==> inputs of fjord <==
==> flow/design.v (excerpt) <==
module DSP(A,B,C,D,CARRYIN,M,P,CARRYOUT,CARRYOUTF,CLK,OPMODE,
CEA,CEB,CEC,CED,CECARRYIN,CEM,CEP,CEOPMODE,
RSTA,RSTB,RSTC,RSTD,RSTCARRYIN,RSTM,RSTP,RSTOPMODE,
BCOUT,PCIN,PCOUT);
input[17:0] A, B, D;
input[47:0] C,PCIN;
input[7:0] OPMODE;
input CARRYIN,CLK,CEA,CEB,CEC,CECARRYIN,CED,CEM,CEP,CEOPMODE;
input RSTA,RSTB,RSTC,RSTD,RSTCARRYIN,RSTM,RSTP,RSTOPMODE;
output wire[35:0] M;
output wire[47:0] P,PCOUT;
output wire[17:0] BCOUT;
output CARRYOUT,CARRYOUTF;
parameter A0REG=0;	 
parameter A1REG=1; 
parameter B0REG=0;
parameter B1REG=1;
parameter CREG=1;
parameter DREG=1;
parameter MREG=1;
parameter PREG=1;
parameter CARRYINREG=1;
parameter CARRYOUTREG=1;
parameter OPMODEREG=1;
parameter CARRYINSEL="OPMODE5";  
parameter B_INPUT="DIRECT";  
parameter RSTTYPE="SYNC";   
wire[7:0] OPMODE_REG;
wire[17:0] D_REG;
reg[17:0] B0_IN;
wire[17:0] B0_REG;
reg[17:0] PRE_RESULT;
wire[17:0] B1_IN;
wire[17:0] B1_REG;
wire[17:0] A0_REG;
wire[17:0] A1_REG;
wire[35:0] Product_Result;
wire[35:0] M_REG;
reg[47:0] X_OUT;
reg[47:0] Z_OUT;
wire[48:0] Post_Result;
wire[47:0] C_REG;
reg Carry_IN;  
wire CIN; 
wire Carry_Out_In;
reg_mux #(.WIDTH(18), .PIPELINE(DREG), .RESET_TYPE(RSTTYPE)) DREG_INST(.in(D), .out(D_REG), .clk(CLK), .ce(CED), .rst(RSTD));
reg_mux #(.WIDTH(18), .PIPELINE(B0REG), .RESET_TYPE(RSTTYPE)) B0REG_INST(.in(B0_IN), .out(B0_REG), .clk(CLK), .ce(CEB), .rst(RSTB));
reg_mux #(.WIDTH(18), .PIPELINE(B1REG), .RESET_TYPE(RSTTYPE)) B1REG_INST(.in(B1_IN), .out(B1_REG), .clk(CLK), .ce(CEB), .rst(RSTB));
reg_mux #(.WIDTH(18), .PIPELINE(A0REG), .RESET_TYPE(RSTTYPE)) A0REG_INST(.in(A), .out(A0_REG), .clk(CLK), .ce(CEA), .rst(RSTA));
  ...
Settings: LEC_CHECK=0, ABC_AREA=0, CAP_MARGIN=15, CORE_ASPECT_RATIO=0.98, CORE_MARGIN=2, CORE_UTILIZATION=70, CTS_CLUSTER_DIAMETER=28, CTS_CLUSTER_SIZE=75, GPL_ROUTABILITY_DRIVEN=0, HOLD_SLACK_MARGIN=-0.08, MAX_ROUTING_LAYER=met4, PLACE_DENSITY_LB_ADDON=0.02, SETUP_SLACK_MARGIN=1.44, SLEW_MARGIN=20, TNS_END_PERCENT=45; clock period 5.1 ns.
run.sh (not shown) runs the stock make flow with config.mk's settings and CLKGATE_MAP_FILE=.
==> inputs of delta, as changes to fjord <==
==> flow/config.mk (replaced) <==
export PLATFORM = sky130hd
export DESIGN_NAME = DSP
export DESIGN_NICKNAME = DSP
export VERILOG_FILES = /design/flow/design.v
export SDC_FILE = /design/flow/constraint.sdc
export NUM_CORES = 4
export LEC_CHECK = 0
export ABC_AREA = 1
export CAP_MARGIN = 15
export CORE_ASPECT_RATIO = 0.98
export CORE_MARGIN = 2
export CORE_UTILIZATION = 72
export CTS_CLUSTER_SIZE = 72
export GPL_ROUTABILITY_DRIVEN = 0
export MAX_ROUTING_LAYER = met5
export PLACE_DENSITY_LB_ADDON = 0.27
export SETUP_SLACK_MARGIN = -0.48
export SLEW_MARGIN = 30
export TNS_END_PERCENT = 45
==> flow/constraint.sdc (replaced) <==
create_clock -name core_clock -period 6.39 [get_ports {CLK}]
set_input_delay 1.2780 -clock core_clock [delete_from_list [all_inputs] [get_ports {CLK}]]
set_output_delay 1.2780 -clock core_clock [all_outputs]
set_load 0.01 [all_outputs]
==> qor summary <==
quantity                                                                             fjord                     delta
Worst setup timing slack at the placement stage                                  -1.041 ns                 0.2246 ns
Placeable core area                                                           0.03864 mm^2              0.04251 mm^2
Instance tally after logic synthesis                                                  3374                      4971
Synth Net Count                                                                       4078                      5675
Number of unique standard cell types used by synthesis                                  80                        45
Post-CTS resize count                                                                  360                         0
Adders+Majority by Area                                                             31.04%                    27.81%
Instance area at placement                                                    0.03258 mm^2              0.03420 mm^2
Cell area after technology mapping                                            0.02759 mm^2              0.03080 mm^2
Status                                                                      did not finish  no timing/DRC/antenna violations
Failing step                                                                global routing                         -
Number of standard cells reported by yosys                                            3374                      4971
Yosys aoi share                                                                     15.68%                    13.60%
Portion of synthesized cell area occupied by the leading cell type                  18.94%                    17.93%
Synth top cell by count                                             sky130_fd_sc_hd__inv_1  sky130_fd_sc_hd__nand2_1
Per-instance average area after synthesis                                       8.178 um^2                6.196 um^2
Die width                                                                         204.6 um                  212.9 um
HPWL after detailed placement                                                     72.34 mm                  90.65 mm
Synth Area in Simple Gates                                                          16.46%                    26.90%
Cell count after placement                                                            4179                      5715
Post-Synth XOR/XNOR Area                                                            3.999%                    1.564%
Die outline area                                                              0.04102 mm^2              0.04445 mm^2
Chip area estimate from yosys synthesis                                       0.02759 mm^2              0.03080 mm^2
Cell Rows                                                                               71                        75
